### design/flow/config.mk
export PLATFORM = sky130hd
export DESIGN_NAME = bfcpu_core
export DESIGN_NICKNAME = bfcpu_core
export VERILOG_FILES = /design/flow/design.v
export SDC_FILE = /design/flow/constraint.sdc
export NUM_CORES = 4
export LEC_CHECK = 0
export CAP_MARGIN = 20
export CORE_MARGIN = 2
export CORE_UTILIZATION = 56
export SETUP_SLACK_MARGIN = 1.52
export SLEW_MARGIN = 20
### design/flow/design.v
module CPU
(
    input  logic CLK,
    input  logic RES,
    output logic        IF_REQ,
    output logic [15:0] IF_ADDR,
    input  logic [ 3:0] IF_CODE,
    input  logic        IF_RDY,
    output logic        DM_REQ,
    output logic        DM_WRITE,
    output logic [14:0] DM_ADDR,
    output logic [ 7:0] DM_WDATA,
    input  logic [ 7:0] DM_RDATA,
    input  logic        DM_RDY,
    output logic        IO_REQ,
    output logic        IO_WRITE,
    output logic [ 1:0] IO_ADDR,
    output logic [ 7:0] IO_WDATA,
    input  logic [ 7:0] IO_RDATA,
    input  logic        IO_RDY
);
logic slot;
assign slot = IF_RDY & DM_RDY & IO_RDY;
logic        if_do;
logic        if_do_dphase;
logic [15:0] if_addr;  
logic [ 3:0] if_code;
logic [ 3:0] if_code_keep;
assign IF_REQ  = if_do & slot;
assign IF_ADDR = if_addr;
always_ff @(posedge CLK, posedge RES)
begin
    if (RES)
        if_do_dphase <= 1'b0;
    else if (IF_REQ & IF_RDY)
        if_do_dphase <= 1'b1;
    else if (IF_RDY)
        if_do_dphase <= 1'b0;
end
always_ff @(posedge CLK, posedge RES)
begin
    if (RES)
        if_code_keep <= 4'hf;
    else if (if_do_dphase & IF_RDY)
        if_code_keep <= IF_CODE;    
end
assign if_code = (if_do_dphase & IF_RDY)? IF_CODE : if_code_keep;
logic        dr_do;
logic        dr_do_dphase;
logic        dw_do;
logic [14:0] dm_addr;
logic [ 7:0] dw_data;
logic [ 7:0] dr_data;
logic [ 7:0] dr_data_keep;
assign DM_REQ   = (dr_do | dw_do) & slot;
assign DM_WRITE = dw_do;
assign DM_ADDR  = dm_addr;
assign DM_WDATA = dw_data;
always_ff @(posedge CLK, posedge RES)
begin
    if (RES)
        dr_do_dphase <= 1'b0;
    else if (DM_REQ & ~DM_WRITE & DM_RDY)
        dr_do_dphase <= 1'b1;
    else if (DM_RDY)
        dr_do_dphase <= 1'b0;
end
always_ff @(posedge CLK, posedge RES)
begin
    if (RES)
        dr_data_keep <= 8'h00;
    else if (dr_do_dphase & DM_RDY)
        dr_data_keep <= DM_RDATA;    
end
assign dr_data = (dr_do_dphase & DM_RDY)? DM_RDATA : dr_data_keep;
logic       ir_do;
logic       iw_do;
logic       ir_do_dphase;
logic [7:0] iw_data;
logic [7:0] ir_data;
logic [7:0] ir_data_keep;
logic [1:0] io_addr;
always_ff @(posedge CLK, posedge RES)
begin
    if (RES)
        ir_do_dphase <= 1'b0;
    else if (IO_REQ & ~IO_WRITE & IO_RDY)
        ir_do_dphase <= 1'b1;
    else if (slot)
        ir_do_dphase <= 1'b0;
end
assign IO_REQ   = (ir_do | iw_do) & slot;
assign IO_WRITE = iw_do;
assign IO_ADDR  = io_addr;
assign IO_WDATA = iw_data;
always_ff @(posedge CLK, posedge RES)
begin
    if (RES)
        ir_data_keep <= 8'h00;
    else if (ir_do_dphase & IO_RDY)
        ir_data_keep <= IO_RDATA;    
end
assign ir_data = (ir_do_dphase & IO_RDY)? IO_RDATA : ir_data_keep;
logic [15:0] pc;   
logic        pc_clr;
logic        pc_inc;
logic        pc_dec;
logic        pc_inc2;
logic        pc_dec2;
always_ff @(posedge CLK, posedge RES)
begin
    if (RES)
        pc <= 16'h0000;
    else if (pc_clr & slot)
        pc <= 16'h0000;
    else if (pc_inc & slot)
        pc <= pc + 16'h0001;
    else if (pc_dec & slot)
        pc <= pc - 16'h0001;
    else if (pc_inc2 & slot)
        pc <= pc + 16'h0002;
    else if (pc_dec2 & slot)
        pc <= pc - 16'h0002;
end
assign if_addr = pc;
logic [14:0] ptr;  
logic        ptr_clr;
logic        ptr_inc;
logic        ptr_dec;
logic        ptr_end;
always_ff @(posedge CLK, posedge RES)
begin
    if (RES)
        ptr <= 15'h0000;
    else if (ptr_clr & slot)
        ptr <= 15'h0000;
    else if (ptr_inc & slot)
        ptr <= ptr + 15'h0001;
    else if (ptr_dec & slot)
        ptr <= ptr - 15'h0001;
end
assign dm_addr = ptr;
assign ptr_end      = (ptr == 15'h001d);
logic [15:0] indent;
logic        indent_clr;
logic        indent_inc;
logic        indent_dec;
logic        indent_zero;
logic        indent_plus;
always_ff @(posedge CLK, posedge RES)
begin
    if (RES)
        indent <= 16'h0000;
    else if (indent_clr & slot)
        indent <= 16'h0000;
    else if (indent_inc & slot)
        indent <= indent + 16'h0001;
    else if (indent_dec & slot)
        indent <= indent - 16'h0001;
end
assign indent_zero = (indent == 16'h0000);
assign indent_plus = ~indent[15] & (|indent[14:0]);
logic [3:0] alufunc;
logic [7:0] aluinx;
logic [7:0] aluout;
logic       aluzero;
logic       aluinx_dr;
logic       aluinx_ir;
assign aluinx = (aluinx_dr)? dr_data
              : (aluinx_ir)? ir_data
              : 8'h00;
always_comb
begin
    case (alufunc)
        4'h0 : aluout = 8'h00;
        4'h1 : aluout = aluinx;
        4'h2  : aluout = aluinx + 8'h01;
        4'h3  : aluout = aluinx - 8'h01;
        default       : aluout = 8'h00;
    endcase
end
assign aluzero = (aluout == 8'h00);
assign dw_data = aluout;
assign iw_data = aluout;
logic [4:0] state;
logic [4:0] state_next;
logic [3:0] seq;
logic       seq_clr;
logic       seq_inc;
always_ff @(posedge CLK, posedge RES)
begin
    if (RES)
        state <= 5'h00;
    else if (slot)
        state <= state_next;
end
always_ff @(posedge CLK, posedge RES)
begin
    if (RES)
        seq <= 4'h0;
    else if (seq_clr & slot)
        seq <= 4'h0;
    else if (seq_inc & slot)
        seq <= seq + 4'h1;
end
always @*
begin
    state_next = 5'h00;
    seq_clr    = 1'b0;
    seq_inc    = 1'b0;
    if_do   = 1'b0;
    pc_clr  = 1'b0;
    pc_inc  = 1'b0;
    pc_dec  = 1'b0;
    pc_inc2 = 1'b0;
    pc_dec2 = 1'b0;
    ptr_clr = 1'b0;
    ptr_inc = 1'b0;
    ptr_dec = 1'b0;
    dr_do = 1'b0;
    dw_do = 1'b0;
    ir_do = 1'b0;
    iw_do = 1'b0;
    io_addr = 2'b00;
    indent_clr = 1'b0;
    indent_inc = 1'b0;
    indent_dec = 1'b0;
    alufunc   = 4'h0;
    aluinx_dr = 1'b0;
    aluinx_ir = 1'b0;
    casez ({state, seq})
        {5'h00, 4'h0} :
        begin
            pc_clr     = 1'b1;
            ptr_clr    = 1'b1;
            indent_clr = 1'b1;
            seq_inc    = 1'b1;
            state_next = 5'h00;
        end
        {5'h00, 4'h1} :
        begin
            if (ptr_end)
            begin
                dw_do   = 1'b1;
                alufunc = 4'h0;
                ptr_inc = 1'b1;
                seq_inc = 1'b1;
                state_next = 5'h00;
            end
            else
            begin
                dw_do   = 1'b1;
                alufunc = 4'h0;
                ptr_inc = 1'b1;
                state_next = 5'h00;
            end
        end
        {5'h00, 4'h2} :
        begin
            dr_do = 1'b1;
            seq_inc = 1'b1;
            state_next = 5'h00;
        end
        {5'h00, 4'h3} :
        begin
            aluinx_dr = 1'b1;
            alufunc   = 4'h1;
            iw_do = 1'b1;
            io_addr = 2'b10;
            ptr_inc = 1'b1;
            seq_inc = 1'b1;
            state_next = 5'h00;
        end
        {5'h00, 4'h4} :
        begin
            dr_do = 1'b1;
            seq_inc = 1'b1;
            state_next = 5'h00;
        end
        {5'h00, 4'h5} :
        begin
            aluinx_dr = 1'b1;
            alufunc   = 4'h1;
            iw_do = 1'b1;
            io_addr = 2'b11;
            ptr_clr = 1'b1;
            if_do  = 1'b1;
            pc_inc = 1'b1;
            seq_clr    = 1'b1;
            state_next = 5'h01;
        end
        {5'h01, 4'h0} :
        begin
            case (if_code)
                4'h0, 4'h1 :  
                begin
                    ptr_inc = ~if_code[0];
                    ptr_dec =  if_code[0];
                    if_do  = 1'b1;
                    pc_inc = 1'b1;
                    seq_clr    = 1'b1;
                    state_next = 5'h01;
                end
                4'h2, 4'h3 :
                begin
                    dr_do = 1'b1;
                    seq_inc    = 1'b1;
                    state_next = {1'b1, if_code};                
                end
                4'h4 :
                begin
                    dr_do = 1'b1;
                    seq_inc = 1'b1;
                    state_next = 5'h14;
                end
                4'h5 :
                begin
                    ir_do = 1'b1;
                    seq_inc = 1'b1;
                    state_next = 5'h15;
                end
                4'h6, 4'h7 :
                begin
                    dr_do = 1'b1;
                    seq_inc = 1'b1;
                    state_next = {1'b1, if_code};
                end
                4'h8 :
                begin
                    seq_clr = 1'b1;
                    state_next = 5'h00;
                end
                4'hf :
                begin
                    if_do  = 1'b1;
                    pc_inc = 1'b1;
                    seq_clr    = 1'b1;
                    state_next = 5'h01;
                end
                default :  
                begin
                    if_do  = 1'b1;
                    pc_inc = 1'b1;
                    seq_clr    = 1'b1;
                    state_next = 5'h01;
                end
            endcase        
        end        
        {5'h12, 4'h1}, {5'h13, 4'h1} :
        begin
            aluinx_dr = 1'b1;
            alufunc   = state[3:0];
            dw_do = 1'b1;
            if_do  = 1'b1;
            pc_inc = 1'b1;
            seq_clr    = 1'b1;
            state_next = 5'h01;
        end
        {5'h14, 4'h1} :
        begin
            aluinx_dr = 1'b1;
            alufunc   = 4'h1;
            iw_do = 1'b1;
            if_do  = 1'b1;
            pc_inc = 1'b1;
            seq_clr    = 1'b1;
            state_next = 5'h01;
        end
        {5'h15, 4'h1} :
        begin
            dr_do = 1'b1;
            seq_inc = 1'b1;
            state_next = 5'h15;
        end
        {5'h15, 4'h2} :
        begin
            aluinx_ir = 1'b1;
            alufunc   = 4'h1;
            dw_do = 1'b1;
            if_do  = 1'b1;
            pc_inc = 1'b1;
            seq_clr    = 1'b1;
            state_next = 5'h01;
        end
        {5'h16, 4'h1} :
        begin
            aluinx_dr = 1'b1;
            alufunc = 4'h1;
            if (~aluzero)
            begin
                if_do  = 1'b1;
                pc_inc = 1'b1;
                seq_clr    = 1'b1;
                state_next = 5'h01;
            end
            else
            begin
                if_do  = 1'b1;
                pc_inc = 1'b1;
                indent_clr = 1'b1;
                seq_inc = 1'b1;
                state_next = 5'h16;
            end
        end
        {5'h16, 4'h2} :
        begin
            if (indent_zero && (if_code == 4'h7))
            begin
                if_do  = 1'b1;
                pc_inc = 1'b1;
                seq_clr    = 1'b1;
                state_next = 5'h01;
            end
            else if (indent_plus && (if_code == 4'h7))
            begin
                indent_dec = 1'b1;
                if_do  = 1'b1;
                pc_inc = 1'b1;
                state_next = 5'h16;
            end
            else if (if_code == 4'h6)
            begin
                indent_inc = 1'b1;
                if_do  = 1'b1;
                pc_inc = 1'b1;
                state_next = 5'h16;
            end
            else
            begin
                if_do  = 1'b1;
                pc_inc = 1'b1;
                state_next = 5'h16;
            end                    
        end        
        {5'h17, 4'h1} :
        begin
            aluinx_dr = 1'b1;
            alufunc = 4'h1;
            if (aluzero)
            begin
                if_do  = 1'b1;
                pc_inc = 1'b1;
                seq_clr    = 1'b1;
                state_next = 5'h01;
            end
            else
            begin
                pc_dec2 = 1'b1;
                indent_clr = 1'b1;
                seq_inc = 1'b1;
                state_next = 5'h17;
            end
        end
        {5'h17, 4'h2} :
        begin
            if_do  = 1'b1;
            pc_dec = 1'b1;
            seq_inc = 1'b1;
            state_next = 5'h17;
        end
        {5'h17, 4'h3} :
        begin
            if (indent_zero && (if_code == 4'h6))
            begin
                pc_inc2 = 1'b1;
                seq_inc = 1'b1;
                state_next = 5'h17;
            end
            else if (indent_plus && (if_code == 4'h6))
            begin
                indent_dec = 1'b1;
                if_do  = 1'b1;
                pc_dec = 1'b1;
                state_next = 5'h17;
            end
            else if (if_code == 4'h7)
            begin
                indent_inc = 1'b1;
                if_do  = 1'b1;
                pc_dec = 1'b1;
                state_next = 5'h17;
            end
            else
            begin
                if_do  = 1'b1;
                pc_dec = 1'b1;
                state_next = 5'h17;
            end                    
        end        
        {5'h17, 4'h4} :
        begin
            if_do  = 1'b1;
            pc_inc = 1'b1;
            seq_clr    = 1'b1;
            state_next = 5'h01;
        end
        default :  
        begin
            seq_clr    = 1'b1;
            state_next = 5'h00;
        end
    endcase
end
endmodule
module CACHE
(
    input  logic CLK,
    input  logic RES,
    input  logic        IF_REQ,
    input  logic [15:0] IF_ADDR,
    output logic [ 3:0] IF_CODE,
    output logic        IF_RDY,
    input  logic        DM_REQ,
    input  logic        DM_WRITE,
    input  logic [14:0] DM_ADDR,
    input  logic [ 7:0] DM_WDATA,
    output logic [ 7:0] DM_RDATA,
    output logic        DM_RDY,
    output logic        BUS_REQ,
    output logic        BUS_WRITE,
    output logic [15:0] BUS_ADDR,
    output logic [ 7:0] BUS_WDATA,
    input  logic [ 7:0] BUS_RDATA,
    input  logic        BUS_RDY
);
logic if_slot;  
logic [10:0] ic_a0;  
logic [10:0] ic_a1;  
logic [10:0] ic_a2;  
logic [10:0] ic_a3;  
logic [31:0] ic_d0;  
logic [31:0] ic_d1;  
logic [31:0] ic_d2;  
logic [31:0] ic_d3;  
logic        ic_v0;  
logic        ic_v1;  
logic        ic_v2;  
logic        ic_v3;  
logic        if_hit;
logic        if_hit_dphase;
logic [ 4:0] if_hit_dphase_addr;  
assign if_hit = IF_REQ & ic_v0 & (IF_ADDR[4:3] == 2'b00) & (ic_a0 == IF_ADDR[15:5])
              | IF_REQ & ic_v1 & (IF_ADDR[4:3] == 2'b01) & (ic_a1 == IF_ADDR[15:5])
              | IF_REQ & ic_v2 & (IF_ADDR[4:3] == 2'b10) & (ic_a2 == IF_ADDR[15:5])
              | IF_REQ & ic_v3 & (IF_ADDR[4:3] == 2'b11) & (ic_a3 == IF_ADDR[15:5]);
always_ff @(posedge CLK, posedge RES)
begin
    if (RES)
    begin
        if_hit_dphase      <= 1'b0;
        if_hit_dphase_addr <= 5'b00_000;
    end
    else if (if_hit & if_slot)
    begin
        if_hit_dphase      <= 1'b1;
        if_hit_dphase_addr <= IF_ADDR[4:0];
    end
    else if (if_slot)
    begin
        if_hit_dphase      <= 1'b0;
        if_hit_dphase_addr <= 5'b00_000;
    end
end    
logic        if_mis_req;
logic [15:0] if_mis_req_addr;  
logic        if_mis_dphase;
logic [15:0] if_mis_dphase_addr;
logic [31:0] if_mis_dphase_rdata;
assign if_mis_req = IF_REQ & ~if_hit;
assign if_mis_req_addr = {1'b0, IF_ADDR[15:1]};
always_ff @(posedge CLK, posedge RES)
begin
    if (RES)
    begin
        if_mis_dphase      <= 1'b0;
        if_mis_dphase_addr <= 16'h0000;
    end
    else if (if_mis_req & if_slot)
    begin
        if_mis_dphase      <= 1'b1;
        if_mis_dphase_addr <= IF_ADDR[15:0];        
    end
    else if (if_slot)
    begin
        if_mis_dphase      <= 1'b0;
        if_mis_dphase_addr <= 16'h0000;
    end
end
always_ff @(posedge CLK, posedge RES)
begin
    if (RES)
    begin
        ic_v0 <= 1'b0;
        ic_v1 <= 1'b0;
        ic_v2 <= 1'b0;
        ic_v3 <= 1'b0;
    end
    else if (if_mis_req & if_slot & (IF_ADDR[4:3] == 2'b00))
        ic_v0 <= 1'b1;
    else if (if_mis_req & if_slot & (IF_ADDR[4:3] == 2'b01))
        ic_v1 <= 1'b1;
    else if (if_mis_req & if_slot & (IF_ADDR[4:3] == 2'b10))
        ic_v2 <= 1'b1;
    else if (if_mis_req & if_slot & (IF_ADDR[4:3] == 2'b11))
        ic_v3 <= 1'b1;
end
always_ff @(posedge CLK, posedge RES)
begin
    if (RES)
    begin
        ic_a0 <= 11'h000;
        ic_a1 <= 11'h000;
        ic_a2 <= 11'h000;
        ic_a3 <= 11'h000;
    end
    else if (if_mis_req & if_slot & (IF_ADDR[4:3] == 2'b00))
        ic_a0 <= IF_ADDR[15:5];
    else if (if_mis_req & if_slot & (IF_ADDR[4:3] == 2'b01))
        ic_a1 <= IF_ADDR[15:5];
    else if (if_mis_req & if_slot & (IF_ADDR[4:3] == 2'b10))
        ic_a2 <= IF_ADDR[15:5];
    else if (if_mis_req & if_slot & (IF_ADDR[4:3] == 2'b11))
        ic_a3 <= IF_ADDR[15:5];
end
always_ff @(posedge CLK, posedge RES)
begin
    if (RES)
    begin
        ic_d0 <= 32'h00000000;
        ic_d1 <= 32'h00000000;
        ic_d2 <= 32'h00000000;
        ic_d3 <= 32'h00000000;
    end
    else if (if_mis_dphase & if_slot & (if_mis_dphase_addr[4:3] == 2'b00))
        ic_d0 <= if_mis_dphase_rdata;
    else if (if_mis_dphase & if_slot & (if_mis_dphase_addr[4:3] == 2'b01))
        ic_d1 <= if_mis_dphase_rdata;
    else if (if_mis_dphase & if_slot & (if_mis_dphase_addr[4:3] == 2'b10))
        ic_d2 <= if_mis_dphase_rdata;
    else if (if_mis_dphase & if_slot & (if_mis_dphase_addr[4:3] == 2'b11))
        ic_d3 <= if_mis_dphase_rdata;
end
logic [3:0] ic_d0_out;
logic [3:0] ic_d1_out;
logic [3:0] ic_d2_out;
logic [3:0] ic_d3_out;
always @*
begin
    case (if_hit_dphase_addr[2:0])
        3'b000  : ic_d0_out = ic_d0[ 3: 0];
        3'b001  : ic_d0_out = ic_d0[ 7: 4];
        3'b010  : ic_d0_out = ic_d0[11: 8];
        3'b011  : ic_d0_out = ic_d0[15:12];
        3'b100  : ic_d0_out = ic_d0[19:16];
        3'b101  : ic_d0_out = ic_d0[23:20];
        3'b110  : ic_d0_out = ic_d0[27:24];
        3'b111  : ic_d0_out = ic_d0[31:28];
        default : ic_d0_out = 4'b1111;  
    endcase
end
always @*
begin
    case (if_hit_dphase_addr[2:0])
        3'b000  : ic_d1_out = ic_d1[ 3: 0];
        3'b001  : ic_d1_out = ic_d1[ 7: 4];
        3'b010  : ic_d1_out = ic_d1[11: 8];
        3'b011  : ic_d1_out = ic_d1[15:12];
        3'b100  : ic_d1_out = ic_d1[19:16];
        3'b101  : ic_d1_out = ic_d1[23:20];
        3'b110  : ic_d1_out = ic_d1[27:24];
        3'b111  : ic_d1_out = ic_d1[31:28];
        default : ic_d1_out = 4'b1111;  
    endcase
end
always @*
begin
    case (if_hit_dphase_addr[2:0])
        3'b000  : ic_d2_out = ic_d2[ 3: 0];
        3'b001  : ic_d2_out = ic_d2[ 7: 4];
        3'b010  : ic_d2_out = ic_d2[11: 8];
        3'b011  : ic_d2_out = ic_d2[15:12];
        3'b100  : ic_d2_out = ic_d2[19:16];
        3'b101  : ic_d2_out = ic_d2[23:20];
        3'b110  : ic_d2_out = ic_d2[27:24];
        3'b111  : ic_d2_out = ic_d2[31:28];
        default : ic_d2_out = 4'b1111;  
    endcase
end
always @*
begin
    case (if_hit_dphase_addr[2:0])
        3'b000  : ic_d3_out = ic_d3[ 3: 0];
        3'b001  : ic_d3_out = ic_d3[ 7: 4];
        3'b010  : ic_d3_out = ic_d3[11: 8];
        3'b011  : ic_d3_out = ic_d3[15:12];
        3'b100  : ic_d3_out = ic_d3[19:16];
        3'b101  : ic_d3_out = ic_d3[23:20];
        3'b110  : ic_d3_out = ic_d3[27:24];
        3'b111  : ic_d3_out = ic_d3[31:28];
        default : ic_d3_out = 4'b1111;  
    endcase
end
always @*
begin
    if (if_hit_dphase & if_slot)
    begin   
        IF_CODE = (if_hit_dphase_addr[4:3] == 2'b00)? ic_d0_out
                : (if_hit_dphase_addr[4:3] == 2'b01)? ic_d1_out
                : (if_hit_dphase_addr[4:3] == 2'b10)? ic_d2_out
                : (if_hit_dphase_addr[4:3] == 2'b11)? ic_d3_out
                : 4'hf;  
    end
    else if (if_mis_dphase & if_slot)
        IF_CODE = (if_mis_dphase_addr[2:0] == 3'b000)? if_mis_dphase_rdata[ 3: 0]
                : (if_mis_dphase_addr[2:0] == 3'b001)? if_mis_dphase_rdata[ 7: 4]
                : (if_mis_dphase_addr[2:0] == 3'b010)? if_mis_dphase_rdata[11: 8]
                : (if_mis_dphase_addr[2:0] == 3'b011)? if_mis_dphase_rdata[15:12]
                : (if_mis_dphase_addr[2:0] == 3'b100)? if_mis_dphase_rdata[19:16]
                : (if_mis_dphase_addr[2:0] == 3'b101)? if_mis_dphase_rdata[23:20]
                : (if_mis_dphase_addr[2:0] == 3'b110)? if_mis_dphase_rdata[27:24]
                : (if_mis_dphase_addr[2:0] == 3'b111)? if_mis_dphase_rdata[31:28]
                : 4'hf;  
    else
        IF_CODE = 4'hf;  
end
assign IF_RDY = if_slot;
logic dm_slot;  
logic [11:0] dc_a0;  
logic [11:0] dc_a1;  
logic [31:0] dc_d0;  
logic [31:0] dc_d1;  
logic        dc_v0;  
logic        dc_v1;  
logic        dm_hit;
logic        dm_hit_dphase;
logic        dm_hit_dphase_write;
logic [ 2:0] dm_hit_dphase_addr;  
logic [ 7:0] dm_hit_dphase_wdata;
logic [31:0] dm_hit_dphase_update_data0;
logic [31:0] dm_hit_dphase_update_data1;
assign dm_hit = DM_REQ & dc_v0 & ~DM_ADDR[2] & (dc_a0 == DM_ADDR[14:3])
              | DM_REQ & dc_v1 &  DM_ADDR[2] & (dc_a1 == DM_ADDR[14:3]);
always_ff @(posedge CLK, posedge RES)
begin
    if (RES)
    begin
        dm_hit_dphase       <= 1'b0;
        dm_hit_dphase_write <= 1'b0;
        dm_hit_dphase_addr  <= 3'b0_00;
        dm_hit_dphase_wdata <= 8'h00;
    end
    else if (dm_hit & dm_slot)
    begin
        dm_hit_dphase       <= 1'b1;
        dm_hit_dphase_write <= DM_WRITE;
        dm_hit_dphase_addr  <= DM_ADDR[2:0];
        dm_hit_dphase_wdata <= DM_WDATA;
    end
    else if (dm_slot)
    begin
        dm_hit_dphase       <= 1'b0;
        dm_hit_dphase_write <= 1'b0;
        dm_hit_dphase_addr  <= 3'b0_00;
        dm_hit_dphase_wdata <= 8'h00;
    end
end
logic        dm_mis_req;
logic        dm_mis_req_write;
logic [15:0] dm_mis_req_addr;
logic        dm_mis_replace;
logic [15:0] dm_mis_replace_addr;
logic        dm_mis_dphase;
logic [14:0] dm_mis_dphase_addr;
logic        dm_mis_dphase_write;
logic [ 7:0] dm_mis_dphase_wdata;
logic [31:0] dm_mis_dphase_rdata;
logic [31:0] dm_mis_dphase_update_data;
logic [31:0] dm_mis_dphase_writeback_data;
assign dm_mis_req       = DM_REQ & ~dm_hit;
assign dm_mis_req_write = DM_WRITE;
assign dm_mis_req_addr  = {1'b1, DM_ADDR};
assign dm_mis_replace   = dm_mis_req & dc_v0 & ~DM_ADDR[2]
                        | dm_mis_req & dc_v1 &  DM_ADDR[2];    
assign dm_mis_replace_addr = (~DM_ADDR[2])? {1'b1, dc_a0, 1'b0, 2'b00}
                           :                {1'b1, dc_a1, 1'b1, 2'b00};   
always_ff @(posedge CLK, posedge RES)
begin
    if (RES)
    begin
        dm_mis_dphase       <= 1'b0;
        dm_mis_dphase_write <= 1'b0;
        dm_mis_dphase_addr  <= 15'h0000;
        dm_mis_dphase_wdata <= 8'h00;
    end
    else if (dm_mis_req & dm_slot)
    begin
        dm_mis_dphase       <= 1'b1;
        dm_mis_dphase_write <= dm_mis_req_write;
        dm_mis_dphase_addr  <= DM_ADDR;
        dm_mis_dphase_wdata <= DM_WDATA;
    end
    else if (dm_slot)
    begin
        dm_mis_dphase       <= 1'b0;
        dm_mis_dphase_write <= 1'b0;
        dm_mis_dphase_addr  <= 15'h0000;
        dm_mis_dphase_wdata <= 8'h00;
    end
end
always_ff @(posedge CLK, posedge RES)
begin
    if (RES)
    begin
        dc_v0 <= 1'b0;
        dc_v1 <= 1'b0;
    end
    else if (dm_mis_req & dm_slot & ~DM_ADDR[2])
        dc_v0 <= 1'b1;
    else if (dm_mis_req & dm_slot &  DM_ADDR[2])
        dc_v1 <= 1'b1;
end
always_ff @(posedge CLK, posedge RES)
begin
    if (RES)
    begin
        dc_a0 <= 12'h000;
        dc_a1 <= 12'h000;
    end
    else if (dm_mis_req & dm_slot & ~DM_ADDR[2])
        dc_a0 <= DM_ADDR[14:3];
    else if (dm_mis_req & dm_slot &  DM_ADDR[2])
        dc_a1 <= DM_ADDR[14:3];
end
always_ff @(posedge CLK, posedge RES)
begin
    if (RES)
    begin
        dc_d0 <= 32'h00000000;
        dc_d1 <= 32'h00000000;
    end
    else if (dm_hit_dphase & dm_hit_dphase_write & dm_slot & ~dm_hit_dphase_addr[2])
        dc_d0 <= dm_hit_dphase_update_data0;
    else if (dm_hit_dphase & dm_hit_dphase_write & dm_slot &  dm_hit_dphase_addr[2])
        dc_d1 <= dm_hit_dphase_update_data1;
    else if (dm_mis_dphase & dm_mis_dphase_write & dm_slot & ~dm_mis_dphase_addr[2])
        dc_d0 <= dm_mis_dphase_update_data;
    else if (dm_mis_dphase & dm_mis_dphase_write & dm_slot &  dm_mis_dphase_addr[2])
        dc_d1 <= dm_mis_dphase_update_data;
    else if (dm_mis_dphase & dm_slot & ~dm_mis_dphase_addr[2])
        dc_d0 <= dm_mis_dphase_rdata;
    else if (dm_mis_dphase & dm_slot &  dm_mis_dphase_addr[2])
        dc_d1 <= dm_mis_dphase_rdata;
end
always @*
begin
    dm_hit_dphase_update_data0 = dc_d0;  
    if (dm_hit_dphase_addr[1:0] == 2'b00) dm_hit_dphase_update_data0[ 7: 0] = dm_hit_dphase_wdata;
    if (dm_hit_dphase_addr[1:0] == 2'b01) dm_hit_dphase_update_data0[15: 8] = dm_hit_dphase_wdata;
    if (dm_hit_dphase_addr[1:0] == 2'b10) dm_hit_dphase_update_data0[23:16] = dm_hit_dphase_wdata;
    if (dm_hit_dphase_addr[1:0] == 2'b11) dm_hit_dphase_update_data0[31:24] = dm_hit_dphase_wdata;
end
always @*
begin
    dm_hit_dphase_update_data1 = dc_d1;  
    if (dm_hit_dphase_addr[1:0] == 2'b00) dm_hit_dphase_update_data1[ 7: 0] = dm_hit_dphase_wdata;
    if (dm_hit_dphase_addr[1:0] == 2'b01) dm_hit_dphase_update_data1[15: 8] = dm_hit_dphase_wdata;
    if (dm_hit_dphase_addr[1:0] == 2'b10) dm_hit_dphase_update_data1[23:16] = dm_hit_dphase_wdata;
    if (dm_hit_dphase_addr[1:0] == 2'b11) dm_hit_dphase_update_data1[31:24] = dm_hit_dphase_wdata;
end
always @*
begin
    dm_mis_dphase_update_data = dm_mis_dphase_rdata;
    if (dm_mis_dphase_addr[1:0] == 2'b00) dm_mis_dphase_update_data[ 7: 0] = dm_mis_dphase_wdata;
    if (dm_mis_dphase_addr[1:0] == 2'b01) dm_mis_dphase_update_data[15: 8] = dm_mis_dphase_wdata;
    if (dm_mis_dphase_addr[1:0] == 2'b10) dm_mis_dphase_update_data[23:16] = dm_mis_dphase_wdata;
    if (dm_mis_dphase_addr[1:0] == 2'b11) dm_mis_dphase_update_data[31:24] = dm_mis_dphase_wdata;
end
always @*
begin
    if (dm_hit_dphase & ~dm_hit_dphase_write & dm_slot)
        DM_RDATA = (dm_hit_dphase_addr[2:0] == 3'b0_00)? dc_d0[ 7: 0]
                 : (dm_hit_dphase_addr[2:0] == 3'b0_01)? dc_d0[15: 8]
                 : (dm_hit_dphase_addr[2:0] == 3'b0_10)? dc_d0[23:16]
                 : (dm_hit_dphase_addr[2:0] == 3'b0_11)? dc_d0[31:24]
                 : (dm_hit_dphase_addr[2:0] == 3'b1_00)? dc_d1[ 7: 0]
                 : (dm_hit_dphase_addr[2:0] == 3'b1_01)? dc_d1[15: 8]
                 : (dm_hit_dphase_addr[2:0] == 3'b1_10)? dc_d1[23:16]
                 : (dm_hit_dphase_addr[2:0] == 3'b1_11)? dc_d1[31:24]
                 : 8'h00;
    else if (dm_mis_dphase & ~dm_mis_dphase_write & dm_slot)
        DM_RDATA = (dm_mis_dphase_addr[1:0] == 2'b00)? dm_mis_dphase_rdata[ 7: 0]
                 : (dm_mis_dphase_addr[1:0] == 2'b01)? dm_mis_dphase_rdata[15: 8]
                 : (dm_mis_dphase_addr[1:0] == 2'b10)? dm_mis_dphase_rdata[23:16]
                 : (dm_mis_dphase_addr[1:0] == 2'b11)? dm_mis_dphase_rdata[31:24]
                 : 8'h00;
    else
        DM_RDATA = 8'h00;
end
assign dm_mis_dphase_writeback_data
    = (dm_mis_req & dm_hit_dphase & ~dm_mis_req_addr[2] & ~dm_hit_dphase_addr[2])? dm_hit_dphase_update_data0
    : (dm_mis_req & dm_hit_dphase &  dm_mis_req_addr[2] &  dm_hit_dphase_addr[2])? dm_hit_dphase_update_data1
    : (dm_mis_req & ~dm_mis_req_addr[2])? dc_d0
    : (dm_mis_req &  dm_mis_req_addr[2])? dc_d1
    : (dm_mis_dphase                   )? dm_mis_dphase_update_data  
    : 32'h00000000;
assign DM_RDY = dm_slot;
logic        bus_req_inst;
logic        bus_req_data;
logic        bus_req_read;
logic        bus_req_wrte;
logic [15:0] bus_req_addr;
logic        bus_req_repl;
logic [15:0] bus_req_repl_addr;
logic [31:0] bus_req_wdata;
logic        bus_rdy;
logic [31:0] bus_rdy_rdata;
logic        if_mis_req_pend;
logic [15:0] if_mis_req_addr_pend;
assign bus_req_inst = (if_mis_req | if_mis_req_pend) & ~dm_mis_req;  
assign bus_req_data = dm_mis_req;
assign bus_req_read = dm_mis_req & ~dm_mis_req_write;
assign bus_req_wrte = dm_mis_req &  dm_mis_req_write;
assign bus_req_repl = dm_mis_replace;
assign bus_req_addr = (dm_mis_req     )? dm_mis_req_addr
                    : (if_mis_req_pend)? if_mis_req_addr_pend
                    : (if_mis_req     )? if_mis_req_addr
                    : 16'h0000;
assign bus_req_repl_addr = dm_mis_replace_addr;
assign bus_req_wdata = dm_mis_dphase_writeback_data;
assign if_mis_dphase_rdata = bus_rdy_rdata;
assign dm_mis_dphase_rdata = bus_rdy_rdata;
logic        bus_inst;
logic        bus_read;
logic        bus_wrte;
logic        bus_repl;
logic [15:0] bus_repl_addr;
logic [15:0] bus_pend_addr;
logic [31:0] bus_pend_wdata;
logic [31:0] bus_pend_rdata;
logic [ 2:0] bus_count;
logic        bus_count_end;
logic        bus_count_0123;
always_ff @(posedge CLK, posedge RES)
begin
    if (RES)
        bus_count <= 3'b000;
    else if (bus_req_inst & BUS_RDY)
        bus_count <= 3'b101;
    else if ((bus_req_read | bus_req_wrte) &  bus_req_repl & BUS_RDY)
        bus_count <= 3'b001;
    else if ((bus_req_read | bus_req_wrte) & ~bus_req_repl & BUS_RDY)
        bus_count <= 3'b101;
    else if (bus_count_end & BUS_RDY)
        bus_count <= bus_count;
    else if ((|bus_count) & BUS_RDY)
        bus_count <= bus_count + 3'b001;
end
assign bus_count_end  = (bus_count == 3'b000);
assign bus_count_0123 = ~bus_count[2];
always_ff @(posedge CLK, posedge RES)
begin
    if (RES)
        bus_inst <= 1'b0; 
    else if (bus_req_inst & BUS_RDY)
        bus_inst <= 1'b1; 
    else if (bus_count_end & BUS_RDY)
        bus_inst <= 1'b0; 
end
always_ff @(posedge CLK, posedge RES)
begin
    if (RES)
        bus_read <= 1'b0; 
    else if (bus_req_read & BUS_RDY)
        bus_read <= 1'b1; 
    else if (bus_count_end & BUS_RDY)
        bus_read <= 1'b0; 
end
always_ff @(posedge CLK, posedge RES)
begin
    if (RES)
        bus_wrte <= 1'b0; 
    else if (bus_req_wrte & BUS_RDY)
        bus_wrte <= 1'b1; 
    else if (bus_count_end & BUS_RDY)
        bus_wrte <= 1'b0; 
end
always_ff @(posedge CLK, posedge RES)
begin
    if (RES)
    begin
        bus_repl      <= 1'b0; 
        bus_repl_addr <= 16'h0000;
    end
    else if ((bus_req_read | bus_req_wrte) & BUS_RDY)
    begin
        bus_repl      <= bus_req_repl; 
        bus_repl_addr <= bus_req_repl_addr;
    end
    else if (bus_count_end & BUS_RDY)
    begin
        bus_repl      <= 1'b0; 
        bus_repl_addr <= 16'h0000;
    end
end
always_ff @(posedge CLK, posedge RES)
begin
    if (RES)
        bus_pend_addr <= 16'h0000;
    else if ((bus_req_inst | bus_req_read | bus_req_wrte) & BUS_RDY)
        bus_pend_addr <= bus_req_addr;
end
always_ff @(posedge CLK, posedge RES)
begin
    if (RES)
        bus_pend_wdata <= 32'h00000000;
    else if ((bus_req_read | bus_req_wrte) & BUS_RDY)
        bus_pend_wdata <= bus_req_wdata;
end
assign BUS_REQ = bus_req_inst | bus_req_read | bus_req_wrte
               | ((bus_inst | bus_read | bus_wrte) & ~bus_count_end);
assign BUS_WRITE = ((bus_req_read | bus_req_wrte) & bus_req_repl)? 1'b1
                 : (bus_req_inst  | bus_inst                    )? 1'b0
                 : ((bus_read | bus_wrte) & bus_count_0123)? 1'b1
                 : 1'b0;
assign BUS_ADDR
    = ((bus_req_read | bus_req_wrte) & ~bus_req_repl)? {bus_req_addr [15:2]    , 2'b00}
    : ((bus_req_read | bus_req_wrte) &  bus_req_repl)? {bus_req_repl_addr[15:2], 2'b00}
    : (bus_req_inst                                 )? {bus_req_addr[15:2]     , 2'b00}
    : ((bus_read | bus_wrte) & bus_count_0123)? {bus_repl_addr[15:2], bus_count[1:0]}
    : ((bus_read | bus_wrte)                 )? {bus_pend_addr[15:2], bus_count[1:0]}
    : (bus_inst                              )? {bus_pend_addr[15:2], bus_count[1:0]}
    : 16'h0000;
always @*
begin
    if (bus_req_read | bus_req_wrte)
    begin
        BUS_WDATA = bus_req_wdata[7:0];
    end
    else if (bus_read | bus_wrte)
    begin
        BUS_WDATA = (bus_count == 3'b001)? bus_pend_wdata[15: 8]
                  : (bus_count == 3'b010)? bus_pend_wdata[23:16]
                  : (bus_count == 3'b011)? bus_pend_wdata[31:24]
                  : 8'h00;
    end
    else
    begin
        BUS_WDATA = 8'h00;
    end
end
always_ff @(posedge CLK, posedge RES)
begin
    if (RES)
        bus_pend_rdata <= 32'h00000000;
    else if (bus_inst & BUS_RDY)
    begin
        if (bus_count == 3'b101)
            bus_pend_rdata[ 7: 0] <= BUS_RDATA;
        else if (bus_count == 3'b110)
            bus_pend_rdata[15: 8] <= BUS_RDATA;
        else if (bus_count == 3'b111)
            bus_pend_rdata[23:16] <= BUS_RDATA;
        else if (bus_count == 3'b000)
            bus_pend_rdata[31:24] <= BUS_RDATA;
    end
    else if ((bus_read | bus_wrte) & BUS_RDY)
    begin
        if (bus_count == 3'b101)
            bus_pend_rdata[ 7: 0] <= BUS_RDATA;
        else if (bus_count == 3'b110)
            bus_pend_rdata[15: 8] <= BUS_RDATA;
        else if (bus_count == 3'b111)
            bus_pend_rdata[23:16] <= BUS_RDATA;
        else if (bus_count == 3'b000)
            bus_pend_rdata[31:24] <= BUS_RDATA;
    end
end
assign bus_rdy = bus_count_end & BUS_RDY;
assign bus_rdy_rdata = {BUS_RDATA, bus_pend_rdata[23:0]};
always_ff @(posedge CLK, posedge RES)
begin
    if (RES)
    begin
        if_mis_req_pend      <= 1'b0;
        if_mis_req_addr_pend <= 16'h0000;
    end
    else if (if_mis_req & dm_mis_req & bus_rdy)
    begin
        if_mis_req_pend      <= if_mis_req;
        if_mis_req_addr_pend <= if_mis_req_addr;
    end
    else if (if_mis_req_pend & ~dm_mis_req & bus_rdy)
    begin
        if_mis_req_pend      <= 1'b0;
        if_mis_req_addr_pend <= 16'h0000;
    end
end
assign if_slot = bus_rdy & ~if_mis_req_pend;
assign dm_slot = bus_rdy | dm_hit_dphase;
endmodule
module bfcpu_core
(
    input  logic CLK,
    input  logic RES_N,
    output logic        BUS_REQ,
    output logic        BUS_WRITE,
    output logic [15:0] BUS_ADDR,
    output logic [ 7:0] BUS_WDATA,
    input  logic [ 7:0] BUS_RDATA,
    input  logic        BUS_RDY,
    output logic        IO_REQ,
    output logic        IO_WRITE,
    output logic [ 1:0] IO_ADDR,
    output logic [ 7:0] IO_WDATA,
    input  logic [ 7:0] IO_RDATA,
    input  logic        IO_RDY
);
logic        if_req;
logic [15:0] if_addr;
logic [ 3:0] if_code;
logic        if_rdy;
logic        dm_req;
logic        dm_write;
logic [14:0] dm_addr;
logic [ 7:0] dm_wdata;
logic [ 7:0] dm_rdata;
logic        dm_rdy;
CPU U_CPU
(
    .CLK (CLK),
    .RES (~RES_N),
    .IF_REQ  (if_req),
    .IF_ADDR (if_addr),
    .IF_CODE (if_code),
    .IF_RDY  (if_rdy),
    .DM_REQ   (dm_req),
    .DM_WRITE (dm_write),
    .DM_ADDR  (dm_addr),
    .DM_WDATA (dm_wdata),
    .DM_RDATA (dm_rdata),
    .DM_RDY   (dm_rdy),
    .IO_REQ   (IO_REQ),
    .IO_WRITE (IO_WRITE),
    .IO_ADDR  (IO_ADDR),
    .IO_WDATA (IO_WDATA),
    .IO_RDATA (IO_RDATA),
    .IO_RDY   (IO_RDY)
);
CACHE U_CACHE
(
    .CLK (CLK),
    .RES (~RES_N),
    .IF_REQ  (if_req),
    .IF_ADDR (if_addr),
    .IF_CODE (if_code),
    .IF_RDY  (if_rdy),
    .DM_REQ   (dm_req),
    .DM_WRITE (dm_write),
    .DM_ADDR  (dm_addr),
    .DM_WDATA (dm_wdata),
    .DM_RDATA (dm_rdata),
    .DM_RDY   (dm_rdy),
    .BUS_REQ   (BUS_REQ),
    .BUS_WRITE (BUS_WRITE),
    .BUS_ADDR  (BUS_ADDR),
    .BUS_WDATA (BUS_WDATA),
    .BUS_RDATA (BUS_RDATA),
    .BUS_RDY   (BUS_RDY)
);
endmodule
### design/flow/run.sh
#!/bin/bash
# the make line also repeats each setting of config.mk as NAME=value (left out here)
make -C /OpenROAD-flow-scripts/flow DESIGN_CONFIG=/design/flow/config.mk WORK_HOME=/design/flow/orfs CLKGATE_MAP_FILE= finish
### design/flow/constraint.sdc
create_clock -name core_clock -period 5.46 [get_ports {CLK}]
set_input_delay 1.0920 -clock core_clock [delete_from_list [all_inputs] [get_ports {CLK}]]
set_output_delay 1.0920 -clock core_clock [all_outputs]
set_load 0.01 [all_outputs]
==> results.json, run 1 <==
{
  "wl_per_cell_um": 25.4,
  "cp_num_buf_inv": 8,
  "period_needed_ns": 6.35,
  "io_buffers": 57,
  "track_usage_pct": 37.8,
  "rows": 84,
  "log.warning_count": 43,
  "syn_area_um2": 29500,
  "crit_type": "flop to primary output",
  "pin_count": 58,
  "synth_top_area_share_pct": 40.3,
  "cts_tree": "built",
  "area_leaders": "dfrtp_1 (40%), mux2_2 (8.8%), mux2i_1 (6.8%), nand2_1 (3.1%), nor2_1 (2.8%)",
  "outcome": "complete, but fails checks",
  "min_from": "U_CACHE.ic_v2$_DFFE_PN0P_",
  "layout.nets": 3512,
  "cap_viol_max_count": 0,
  "postSynthAreaPerCell_um2": 10.1,
  "cp_cell_sequence": "buf_12 -> nor2b_4 -> buf_6 -> a22oi_2 -> a221o_1 -> o211ai_1 -> a21oi_2 -> ha_4 -> buf_6 -> nand2_2 -> o31a_1 -> o31ai_1 -> a311oi_1 -> and3b_2 -> nand4b_4 -> o21ai_4 -> buf_6 -> buf_6 -> o211a_4 -> buf_12 -> buf_12 -> a221o_1 -> buf_2",
  "fp_util_pct": 56.3,
  "cts.path.max_buffers": 3,
  "syn_to_final_growth_pct": 34.6,
  "drtIter0Drc": 2537,
  "compound_area_share_pct": 16.4,
  "dr.pass1.iters": 8,
  "p_leak_nw": 18.6,
  "synth_nets": 2993,
  "peakVddDrop_v": 0.000347,
  "r2r_cells": 31,
  "dr_wl_met2_um": 49800,
  "routed-wl-met3_um": 7290,
  "cp.arrival_ns": 5.25,
  "wirelength_met1_um": 42100,
  "hold_buffers": 0,
  "rrSetupSlack_ns": -0.53,
  "ff_type": "dfrtp_1",
  "r2r_end": "U_CPU.pc[15]$_DFFE_PN0P_",
  "fa_ha_area_share_pct": 2.73,
  "via_per_inst": 6.48,
  "worstSetupEndpoint": "BUS_ADDR[6]",
  "top_cells_by_count": "dfrtp_1 (475), nand2_1 (242), mux2_2 (230)",
  "critPathRequiredTime_ns": 4.37,
  "ys_async_sr_fraction_pct": 100,
  "power_top_consumer": "combinational cells",
  "slew_viol_final": 0,
  "hold_end": "U_CACHE.ic_v2$_DFFE_PN0P_",
  "grt_start_max_net_pins": 116,
  "post-synth-top-area-cell": "dfrtp_1",
  "diodes": 0,
  "synth_cell_type_count": 115,
  "worstSetupStartpoint": "U_CACHE.dm_hit_dphase_addr[0]$_DFFE_PN0P_",
  "wirelength_um": 106000,
  "slowest_delay_ns": 0.52,
  "xor_share_pct": 3.52,
  "fin_worst_skew_ns": 0.0558,
  "so_faults": "setup timing",
  "seqPwrFrac_pct": 28.2,
  "dp.final_hpwl_um": 72200,
  "hold_path_class": "flop to flop",
  "yosys_warnings": 2,
  "synth.comb.largest_family": "multiplexers",
  "ys_chip_area_um2": 29500,
  "rsz0062_at_grt": "yes",
  "numClockSinks": 479,
  "setup_tns_ns": -17.87,
  "die_h_um": 233,
  "ctsHtreeMaxLevel": 2,
  "period_used_pct": 116,
  "setup_viol": 29,
  "netlist_instances": 2911,
  "end_kind": "primary output",
  "finalHoldViolations": 0,
  "path_clk_slew_ns": 0.06,
  "highest_layer": "met5",
  "path_depth": 23,
  "pwr-share-comb_pct": 46.5,
  "p_seq_mw": 4.27,
  "grt_pass1_vias": 27000,
  "crit_family": "AND-OR/OR-AND gates",
  "ff_latch_area_um2": 12000,
  "cp_max_fo": 6,
  "synth_dominant_cell_count": "dfrtp_1",
  "ys_sh_simple_pct": 12.9,
  "mux_share_pct": 18.9,
  "fp.dieW_um": 233,
  "p_total_mw": 15.2,
  "yosysCellCount": 2911,
  "maxSlewHeadroom_pct": 21.6,
  "worstMarginPinSlew_ns": 1.17,
  "ys_seq_share_pct": 40.7,
  "grt_pass1_wl_um": 158000,
  "crit_slowest_cell": "dfrtp_2",
  "nFillCells": 3568,
  "hold_depth": 1,
  "pg_clk_mw": 3.84,
  "via_count": 26900,
  "postRouteAntennaNets": 0,
  "cp-start-kind": "flop",
  "rr_startpoint": "U_CACHE.bus_count[0]$_DFFE_PN0P_",
  "p_switching_mw": 5.80,
  "grt_overflow": 0,
  "intPower_mw": 9.37,
  "gp_congestion": 1.01,
  "fin_ws_ns": -0.886,
  "cts_buffers": 54,
  "root_buffer": "clkbuf_16",
  "clkPwrFrac_pct": 25.3,
  "worstSkewPairLatency_ns": 0.65,
  "antenna_found_initial": 3,
  "dieArea_um2": 54500,
  "core_um2": 52300,
  "ys_ff": 479,
  "drc": 0,
  "p_comb_mw": 7.06,
  "synth-edff-count": 0,
  "max_freq_mhz": 158,
  "sw_frac_of_total_pct": 38.2,
  "logic_area_um2": 18300,
  "power_density_nw_per_um2": 382,
  "cp_common_cell": "buf_6"
}
[routing by layer]
layer | track usage [%] | vias to the layer above
met5 | 0 | -
met4 | 20.1 | 4
met3 | 5.03 | 358
met2 | 61.5 | 1245
met1 | 49.4 | 13600
li1 | - | 11800
[cell type report]
type                            instances  area share, %
Multi-Input combinational cell       2111           46.1
Sequential cell                       479           30.2
Timing Repair Buffer                  687           15.9
Clock buffer                           75           4.01
Tap cell                              688           2.17
Inverter                               97          0.949
Clock inverter                         21          0.672
[stage by stage]
stage               setup slack, ns  utilization [%]  cell area (um^2)  std cells  hold WS (ns)
finish                       -0.886             75.8             39700       4158         0.472
global route                  -1.01             75.8             39700       4158         0.505
CTS                          -0.793             72.9             38200       4088         0.470
detailed placement            -1.33             65.2             34100       3882         0.455
global placement              -1.26             65.2             34100       3882         0.449
floorplan                    -0.404                -             30200       2911         0.434
[repair_timing]
| item | in CTS | in global routing |
|---|---|---|
| resized | 438 | 189 |
| endpoints found under the setup margin | 245 | 242 |
| buffers inserted | 105 | 61 |
| pin swaps | 133 | 125 |
| gates cloned | 5 | 9 |
==> run 2, diff against run 1 <==
- ABC_AREA: not set -> 1
- CAP_MARGIN: 20 -> 15
- CORE_UTILIZATION: 56 -> 72
- CTS_CLUSTER_DIAMETER: not set -> 28
- CTS_CLUSTER_SIZE: not set -> 40
- HOLD_SLACK_MARGIN: not set -> -0.1
- SETUP_SLACK_MARGIN: 1.52 -> 1.01
- clock period: 5.46 -> 8.24 ns (I/O delays scaled with it)
==> run 2 against run 1 <==
Compared with the run above: the run now finishes clean; critical path depth is 6 higher; power is 22% lower; synthesized cell count grew 39%; synthesized area grew 1.1%.
==> results.json, run 2 <==
{
  "postSynthAreaPerCell_um2": 7.36,
  "rrSetupSlack_ns": 1.27,
  "slowest_delay_ns": 0.41,
  "compound_area_share_pct": 19.2,
  "wirelength_um": 122000,
  "hold_end": "U_CACHE.bus_pend_addr[6]$_DFFE_PN0P_",
  "p_total_mw": 11.9,
  "wl_per_cell_um": 25.8,
  "placed_cell_area_um2": 30500,
  "ys_async_sr_fraction_pct": 100,
  "nFillCells": 2159,
  "p_seq_mw": 3.58,
  "finalHoldViolations": 0,
  "path_depth": 29,
  "dr.pass1.iters": 13,
  "cp_common_cell": "nor2_1",
  "pwr-share-comb_pct": 29.7,
  "via_count": 34100,
  "dieArea_um2": 43000,
  "mux_share_pct": 0.298,
  "path_clk_slew_ns": 0.04,
  "post-synth-top-area-cell": "dfrtp_1",
  "ys_sh_simple_pct": 26.4,
  "yosys_warnings": 2,
  "cts.path.max_buffers": 3,
  "peakVddDrop_v": 0.000329,
  "numClockSinks": 479,
  "rows": 74,
  "drtIter0Drc": 7298,
  "worstSetupStartpoint": "BUS_RDATA[1]",
  "antenna_found_initial": 4,
  "worstSkewPairLatency_ns": 0.72,
  "sw_frac_of_total_pct": 39.5,
  "drc": 0,
  "fin_worst_skew_ns": 0.0411,
  "rr_startpoint": "U_CACHE.if_hit_dphase_addr[2]$_DFFE_PN0P_",
  "root_buffer": "clkbuf_16",
  "ff_type": "dfrtp_1",
  "p_leak_nw": 16.9,
  "final_util_pct": 86.1,
  "crit_family": "simple AND/OR/NAND/NOR gates",
  "hold_path_class": "flop to flop",
  "die_h_um": 207,
  "pg_clk_mw": 4.79,
  "seqPwrFrac_pct": 30.1,
  "rsz0062_at_grt": "yes",
  "dp_cells": 4471,
  "final_cell_area_um2": 35200,
  "hold_buffers": 0,
  "postRouteAntennaNets": 0,
  "yosysCellCount": 4049,
  "cts_tree": "built",
  "cp_max_fo": 7,
  "track_usage_pct": 54.3,
  "dp.final_hpwl_um": 69700,
  "maxSlewHeadroom_pct": 15.2,
  "xor_share_pct": 2.53,
  "grt_pass1_wl_um": 183000,
  "synth_cell_type_count": 71,
  "r2r_end": "U_CPU.pc[14]$_DFFE_PN0P_",
  "synth.comb.largest_family": "simple AND/OR/NAND/NOR gates",
  "layout.nets": 4180,
  "setup_tns_ns": 0,
  "end_kind": "primary output",
  "slew_viol_final": 0,
  "p_switching_mw": 4.70,
  "critPathRequiredTime_ns": 6.59,
  "worstMarginPinSlew_ns": 1.27,
  "area_leaders": "dfrtp_1 (40%), nand2_1 (14%), o21ai_0 (6.6%), inv_1 (5.0%), a21oi_1 (3.9%)",
  "gp_congestion": 1.02,
  "synth_nets": 4131,
  "crit_slowest_cell": "fa_2",
  "grt_start_max_net_pins": 181,
  "fp_util_pct": 73.0,
  "core_um2": 40800,
  "fa_ha_area_share_pct": 2.70,
  "power_top_consumer": "the clock network",
  "cts_buffers": 112,
  "final_cells": 4723,
  "ctsHtreeMaxLevel": 3,
  "log.warning_count": 45,
  "cp.arrival_ns": 5.68,
  "ys_chip_area_um2": 29800,
  "period_needed_ns": 7.33,
  "crit_type": "input pin to primary output",
  "ys_seq_share_pct": 40.2,
  "cp-start-kind": "input pin",
  "syn_to_final_growth_pct": 18.0,
  "via_per_inst": 7.22,
  "cap_viol_max_count": 0,
  "r2r_cells": 36,
  "clkPwrFrac_pct": 40.2,
  "synth-edff-count": 0,
  "grt_pass1_vias": 33400,
  "synth_dominant_cell_count": "nand2_1",
  "pin_count": 58,
  "syn_area_um2": 29800,
  "power_density_nw_per_um2": 338,
  "ys_ff": 479,
  "top_cells_by_count": "nand2_1 (1,102), dfrtp_1 (475), o21ai_0 (395)",
  "max_freq_mhz": 136,
  "intPower_mw": 7.20,
  "outcome": "no timing/DRC/antenna violations",
  "hold_depth": 2,
  "worstSetupEndpoint": "BUS_ADDR[3]",
  "synth_top_area_share_pct": 39.9,
  "cp_num_buf_inv": 4,
  "fp.dieW_um": 207,
  "p_comb_mw": 3.53,
  "grt_overflow": 0,
  "min_from": "U_CACHE.bus_pend_addr[6]$_DFFE_PN0P_",
  "period_used_pct": 88.9,
  "netlist_instances": 4049,
  "io_buffers": 57,
  "setup_viol": 0
}
## run 2: timing repair
item                                    4_1_cts  5_1_grt
pin swaps                                    14       46
gates cloned                                  0        3
setup buffers                                19       23
resized                                      64       93
endpoints found under the setup margin       22       28
## run 2: area by class of cell
type	count	area [um^2]	share of cell area (%)
clock inverters	54	847	2.41
repair buffers	140	1300	3.70
well taps	532	666	1.89
clock buffers	152	3150	8.97
multi-input cells	2930	15600	44.2
flip-flops and latches	479	12000	34.1
diodes	1	2.50	0.00712
inverters	435	1650	4.68
## run 2: layer usage
metal | vias to the layer above | track usage [%] | wire [um]
met5 | - | 0.667 | 63
met4 | 6 | 44.0 | 12700
met3 | 1258 | 21.1 | 20000
met2 | 3733 | 79.1 | 50300
met1 | 15500 | 63.7 | 38800
li1 | 13600 | - | -
## run 2: metrics by stage
step                hold WS (ns)  setup WS, ns
floorplan                  0.422          1.77
global placement           0.444         0.164
detailed placement         0.459         0.111
CTS                        0.472         0.980
global route               0.499         0.935
finish                     0.472         0.912
==> run 3, diff against run 2 <==
- ABC_AREA: 1 -> not set
- CAP_MARGIN: 15 -> 20
- CELL_PAD_IN_SITES_DETAIL_PLACEMENT: not set -> 1
- CELL_PAD_IN_SITES_GLOBAL_PLACEMENT: not set -> 2
- CORE_ASPECT_RATIO: not set -> 1.35
- CORE_MARGIN: 2 -> 9
- CORE_UTILIZATION: 72 -> 68
- CTS_CLUSTER_DIAMETER: 28 -> not set
- CTS_CLUSTER_SIZE: 40 -> not set
- GPL_ROUTABILITY_DRIVEN: not set -> 1
- HOLD_SLACK_MARGIN: -0.1 -> not set
- MIN_ROUTING_LAYER: not set -> met2
- SETUP_SLACK_MARGIN: 1.01 -> not set
- TNS_END_PERCENT: not set -> 5
- clock period: 8.24 -> 6.12 ns (I/O delays scaled with it)
==> run 3 against run 2 <==
Compared with the run above: the flow now stops in 3_1_place_gp_skip_io; synthesized cell count shrank 28%; die area rose by 19%; synthesized area fell by 1.1%.
==> results.json, run 3 <==
{
  "outcome": "did not finish",
  "stop_stage": "3_1_place_gp_skip_io",
  "firstError": "[ERROR GPL-0301] Utilization 114.795 % exceeds 100%.",
  "post-synth-top-area-cell": "dfrtp_1",
  "synth_cell_type_count": 115,
  "ys_seq_share_pct": 40.7,
  "xor_share_pct": 3.52,
  "fp_util_pct": 68.8,
  "compound_area_share_pct": 16.4,
  "dieArea_um2": 51200,
  "syn_area_um2": 29500,
  "area_leaders": "dfrtp_1 (40%), mux2_2 (8.8%), mux2i_1 (6.8%), nand2_1 (3.1%), nor2_1 (2.8%)",
  "yosysCellCount": 2911,
  "synth_nets": 2993,
  "synth.comb.largest_family": "multiplexers",
  "fp.dieW_um": 197,
  "synth_dominant_cell_count": "dfrtp_1",
  "ys_sh_simple_pct": 12.9,
  "mux_share_pct": 18.9,
  "synth_top_area_share_pct": 40.3,
  "die_h_um": 260,
  "synth-edff-count": 0,
  "ys_ff": 479,
  "ff_type": "dfrtp_1",
  "postSynthAreaPerCell_um2": 10.1,
  "ys_chip_area_um2": 29500,
  "yosys_warnings": 2,
  "fa_ha_area_share_pct": 2.73,
  "core_um2": 42800,
  "ys_async_sr_fraction_pct": 100,
  "top_cells_by_count": "dfrtp_1 (475), nand2_1 (242), mux2_2 (230)",
  "netlist_instances": 2911,
  "rows": 88
}
==> run 4, diff against run 3 <==
- CELL_PAD_IN_SITES_GLOBAL_PLACEMENT: 2 -> not set
- CORE_ASPECT_RATIO: 1.35 -> not set
- CORE_MARGIN: 9 -> 2
- CORE_UTILIZATION: 68 -> 40
- GPL_ROUTABILITY_DRIVEN: 1 -> not set
- MIN_ROUTING_LAYER: met2 -> not set
- PLACE_DENSITY: not set -> 0.51
- SLEW_MARGIN: 20 -> 0
- TNS_END_PERCENT: 5 -> not set
- clock period: 6.12 -> 10.0 ns (I/O delays scaled with it)
==> run 4 against run 3 <==
Compared with the run above: now clean on timing, DRC and antenna; die area grew 48%; synthesized cell count stayed put; synthesized area is the same.
==> results.json, run 4 <==
{
  "crit_type": "input pin to primary output",
  "cp_cell_sequence": "clkdlybuf4s50_1 -> nand2_1 -> mux2i_2 -> o221ai_1 -> o22ai_2 -> inv_1 -> fa_1 -> a211oi_1 -> o21bai_1 -> a21oi_1 -> xor2_1 -> o221ai_2 -> nor3_1 -> nand4b_2 -> o21ai_4 -> o21a_4 -> buf_4 -> or3_1 -> a41oi_2 -> clkdlybuf4s50_1",
  "clkPwrFrac_pct": 29.9,
  "yosysCellCount": 2911,
  "path_depth": 20,
  "worstSkewPairLatency_ns": 0.64,
  "crit_family": "AND-OR/OR-AND gates",
  "power_density_nw_per_um2": 213,
  "xor_share_pct": 3.52,
  "critPathRequiredTime_ns": 8.00,
  "fin_ws_ns": 0.381,
  "cp_max_fo": 20,
  "end_kind": "primary output",
  "cts_tree": "built",
  "grt_overflow": 0,
  "p_leak_nw": 14.9,
  "hold_buffers": 0,
  "pg_clk_mw": 2.08,
  "finalHoldViolations": 0,
  "top_cells_by_count": "dfrtp_1 (475), nand2_1 (242), mux2_2 (230)",
  "rsz0062_at_grt": "no",
  "slew_viol_final": 0,
  "diodes": 0,
  "max_freq_mhz": 104,
  "p_switching_mw": 2.77,
  "ys_chip_area_um2": 29500,
  "root_buffer": "clkbuf_16",
  "maxSlewHeadroom_pct": 24.6,
  "outcome": "no timing/DRC/antenna violations",
  "die_h_um": 275,
  "post-synth-top-area-cell": "dfrtp_1",
  "r2r_end": "U_CPU.pc[15]$_DFFE_PN0P_",
  "setup_viol": 0,
  "worstSetupStartpoint": "IO_RDY",
  "fa_ha_area_share_pct": 2.73,
  "path_clk_slew_ns": 0.06,
  "p_comb_mw": 2.31,
  "period_used_pct": 96.2,
  "hold_path_class": "flop to flop",
  "min_from": "U_CACHE.ic_v1$_DFFE_PN0P_",
  "fp_util_pct": 40.4,
  "synth_cell_type_count": 115,
  "rr_startpoint": "U_CACHE.if_hit_dphase_addr[1]$_DFFE_PN0P_",
  "mux_share_pct": 18.9,
  "crit_slowest_cell": "clkdlybuf4s50_1",
  "synth_dominant_cell_count": "dfrtp_1",
  "via_count": 24400,
  "core_um2": 73000,
  "synth-edff-count": 0,
  "hold_end": "U_CACHE.ic_v1$_DFFE_PN0P_",
  "rrSetupSlack_ns": 2.16,
  "area_leaders": "dfrtp_1 (40%), mux2_2 (8.8%), mux2i_1 (6.8%), nand2_1 (3.1%), nor2_1 (2.8%)",
  "log.warning_count": 40,
  "cp.arrival_ns": 7.62,
  "rows": 99,
  "cp-start-kind": "input pin",
  "dieArea_um2": 75900,
  "hold_depth": 1,
  "intPower_mw": 4.19,
  "cp_num_buf_inv": 4,
  "syn_area_um2": 29500,
  "dr.pass1.iters": 5,
  "ys_seq_share_pct": 40.7,
  "cts_buffers": 56,
  "layout.nets": 2965,
  "postSynthAreaPerCell_um2": 10.1,
  "sw_frac_of_total_pct": 39.8,
  "dp_cells": 3777,
  "drtIter0Drc": 2254,
  "yosys_warnings": 2,
  "ys_ff": 479,
  "nFillCells": 8013,
  "ys_async_sr_fraction_pct": 100,
  "track_usage_pct": 28.0,
  "wirelength_um": 106000,
  "gp_congestion": 0.940,
  "pin_count": 58,
  "synth.comb.largest_family": "multiplexers",
  "cap_viol_max_count": 0,
  "dp.final_hpwl_um": 74600,
  "pwr-share-comb_pct": 33.2,
  "ctsHtreeMaxLevel": 2,
  "period_needed_ns": 9.62,
  "worstSetupEndpoint": "BUS_ADDR[2]",
  "wl_per_cell_um": 27.3,
  "seqPwrFrac_pct": 36.9,
  "final_cells": 3888,
  "drc": 0,
  "cp_common_cell": "clkdlybuf4s50_1",
  "slowest_delay_ns": 0.54,
  "synth_top_area_share_pct": 40.3,
  "synth_nets": 2993,
  "fin_worst_skew_ns": 0.0262,
  "postRouteAntennaNets": 0,
  "dp_slack_ns": 0.152,
  "grt_start_max_net_pins": 163,
  "p_seq_mw": 2.57,
  "ff_type": "dfrtp_1",
  "compound_area_share_pct": 16.4,
  "r2r_cells": 21,
  "fp.dieW_um": 275,
  "cts.path.max_buffers": 3,
  "grt_pass1_vias": 25500,
  "numClockSinks": 479,
  "antenna_found_initial": 1,
  "syn_to_final_growth_pct": 11.2,
  "grt_pass1_wl_um": 163000,
  "io_buffers": 57,
  "netlist_instances": 2911,
  "peakVddDrop_v": 0.000131,
  "via_per_inst": 6.27,
  "ys_sh_simple_pct": 12.9,
  "worstMarginPinSlew_ns": 1.13,
  "power_top_consumer": "registers",
  "setup_tns_ns": 0
}
## run 4: cell type report
type	instances	area (um^2)	area share (%)
clock buffer	91	1700	5.20
clock inverter	13	138	0.420
inverter	97	364	1.11
multi-input combinational	2107	16100	49.1
sequential	479	12000	36.6
tap	959	1200	3.66
timing repair buffer	142	1290	3.93
## run 4: layer usage
| metal | GRT usage [%] | part of all wire, % | vias to the layer above |
|---|---|---|---|
| met5 | 0 | 0.0094 | - |
| met4 | 9.06 | 3.2 | 2 |
| met3 | 3.60 | 5.1 | 184 |
| met2 | 45.9 | 47 | 677 |
| met1 | 38.4 | 45 | 12900 |
| li1 | - | - | 10700 |
## run 4: through the flow
step / area (um^2) / utilization, % / total power [mW] / hold WS (ns)
floorplan: 29500 / - / 3.96 / 0.434
global placement: 30800 / 42.2 / 4.79 / 0.449
detailed placement: 30800 / 42.3 / 4.86 / 0.453
CTS: 32700 / 44.8 / 6.97 / 0.472
global route: 32800 / 44.9 / 7.30 / 0.487
finish: 32800 / 44.9 / 6.97 / 0.469
## run 4: repair_timing
| action | in CTS | in global routing |
|---|---|---|
| buffers inserted | 0 | 0 |
| hold endpoints to repair | 0 | 0 |
| setup endpoints to repair | 0 | 4 |
| gates resized | 0 | 2 |
==> run 5, diff against run 4 <==
- CELL_PAD_IN_SITES_DETAIL_PLACEMENT: 1 -> not set
- CORE_UTILIZATION: 40 -> 66
- PLACE_DENSITY: 0.51 -> not set
- SETUP_SLACK_MARGIN: not set -> 1.84
- SLEW_MARGIN: 0 -> 20
- clock period: 10.0 -> 7.29 ns (I/O delays scaled with it)
==> run 5 against run 4 <==
Compared with the run above: cell count is 5.3% lower; register-to-register slack worse by 0.97 ns; wire length is 6.8% lower; critical path type unchanged; synthesized area stayed put; sequential power is 35% higher.
==> results.json, run 5 <==
{
  "grt_start_max_net_pins": 136,
  "rr_startpoint": "U_CACHE.if_hit_dphase_addr[1]$_DFFE_PN0P_",
  "p_leak_nw": 16.0,
  "grt_overflow": 0,
  "netlist_instances": 2911,
  "yosys_warnings": 2,
  "crit_family": "AND-OR/OR-AND gates",
  "hold_buffers": 0,
  "cts_buffers": 52,
  "drc": 0,
  "fin_ws_ns": 0.416,
  "mux_share_pct": 18.9,
  "synth_dominant_cell_count": "dfrtp_1",
  "ff_latch_area_um2": 12000,
  "pwr-share-comb_pct": 36.6,
  "fa_ha_area_share_pct": 2.73,
  "die_h_um": 215,
  "peakVddDrop_v": 0.000321,
  "ys_chip_area_um2": 29500,
  "xor_share_pct": 3.52,
  "final_cell_area_um2": 34500,
  "sw_frac_of_total_pct": 38.6,
  "gp_congestion": 0.981,
  "cts.path.max_buffers": 3,
  "syn_area_um2": 29500,
  "cp_common_cell": "buf_6",
  "rows": 77,
  "p_total_mw": 10.1,
  "maxSlewHeadroom_pct": 20.5,
  "dr.pass1.iters": 8,
  "clkPwrFrac_pct": 28.9,
  "wl_per_cell_um": 26.8,
  "power_density_nw_per_um2": 291,
  "yosysCellCount": 2911,
  "r2r_cells": 21,
  "cp_max_fo": 6,
  "final_cells": 3683,
  "worstSetupEndpoint": "BUS_ADDR[6]",
  "hold_path_class": "flop to flop",
  "dp_cells": 3498,
  "worstMarginPinSlew_ns": 1.19,
  "synth-edff-count": 0,
  "intPower_mw": 6.18,
  "ys_seq_share_pct": 40.7,
  "postRouteAntennaNets": 0,
  "placed_cell_area_um2": 31200,
  "top_cells_by_count": "dfrtp_1 (475), nand2_1 (242), mux2_2 (230)",
  "via_count": 25900,
  "log.warning_count": 45,
  "ys_async_sr_fraction_pct": 100,
  "fp.dieW_um": 215,
  "ff_type": "dfrtp_1",
  "max_freq_mhz": 145,
  "synth_nets": 2993,
  "power_top_consumer": "combinational cells",
  "holdWs_ns": 0.469,
  "cp.arrival_ns": 5.42,
  "outcome": "no timing/DRC/antenna violations",
  "post-synth-top-area-cell": "dfrtp_1",
  "rsz0062_at_grt": "yes",
  "path_depth": 20,
  "layout.nets": 3128,
  "core_um2": 44100,
  "cap_viol_max_count": 0,
  "drtIter0Drc": 3354,
  "worstSkewPairLatency_ns": 0.64,
  "dieArea_um2": 46400,
  "numClockSinks": 479,
  "finalHoldViolations": 0,
  "cp_cell_sequence": "buf_6 -> and3b_2 -> o2111a_2 -> a221o_1 -> o2bb2ai_4 -> fa_2 -> buf_6 -> a21oi_2 -> nor2_1 -> nor3_1 -> nor2_1 -> a311o_1 -> nor3_4 -> nand4b_4 -> o21ai_4 -> o21a_4 -> nor3_4 -> buf_6 -> a221o_1 -> buf_2",
  "ys_sh_simple_pct": 12.9,
  "dp_slack_ns": -0.333,
  "p_switching_mw": 3.88,
  "crit_type": "input pin to primary output",
  "p_seq_mw": 3.47,
  "compound_area_share_pct": 16.4,
  "fp_util_pct": 66.8,
  "cts_tree": "built",
  "synth_cell_type_count": 115,
  "grt_pass1_wl_um": 149000,
  "slowest_delay_ns": 0.40,
  "root_buffer": "clkbuf_16",
  "logic_area_um2": 17000,
  "slew_viol_final": 0,
  "pg_clk_mw": 2.91,
  "r2r_end": "U_CPU.pc[15]$_DFFE_PN0P_",
  "syn_to_final_growth_pct": 17.2,
  "period_needed_ns": 6.87,
  "end_kind": "primary output",
  "path_clk_slew_ns": 0.06,
  "area_leaders": "dfrtp_1 (40%), mux2_2 (8.8%), mux2i_1 (6.8%), nand2_1 (3.1%), nor2_1 (2.8%)",
  "synth.comb.largest_family": "multiplexers",
  "critPathRequiredTime_ns": 5.83,
  "fin_worst_skew_ns": 0.0358,
  "ctsHtreeMaxLevel": 2,
  "wirelength_um": 98800,
  "grt_pass1_vias": 25300,
  "track_usage_pct": 41.5,
  "setup_viol": 0,
  "hold_depth": 1,
  "io_buffers": 57,
  "cp-start-kind": "input pin"
}
run 5: cell type report:
cell class,count,area share [%]
well taps,592,2.14
multi-input cells,2107,49.1
diodes,1,0.00724
inverters,97,1.07
clock buffers,73,4.26
clock inverters,25,1.12
repair buffers,309,7.52
flip-flops and latches,479,34.8
run 5: per-layer routing:
metal  GRT usage (%)  part of all wire (%)  vias up
met1            53.0                    38    12900
met2            66.5                    46     1555
li1                -                     -    11000
met3            8.70                   9.1      425
met5               0                     0        -
met4            22.6                   6.4        0
run 5: through the flow:
step                TNS [ns]  util (%)
floorplan                  0         -
global placement       -3.69      70.8
detailed placement     -5.20      70.8
CTS                        0      76.1
global route               0      78.3
finish                     0      78.3
run 5: timing repair:
item / in CTS / in global routing
gates cloned: 1 / 0
endpoints found under the hold margin: 0 / 0
pin swaps: 47 / 90
buffers inserted: 38 / 46
gates resized: 234 / 136
setup endpoints to repair: 131 / 86
Power figures rest on the tool's default switching activity, not on a simulated workload.
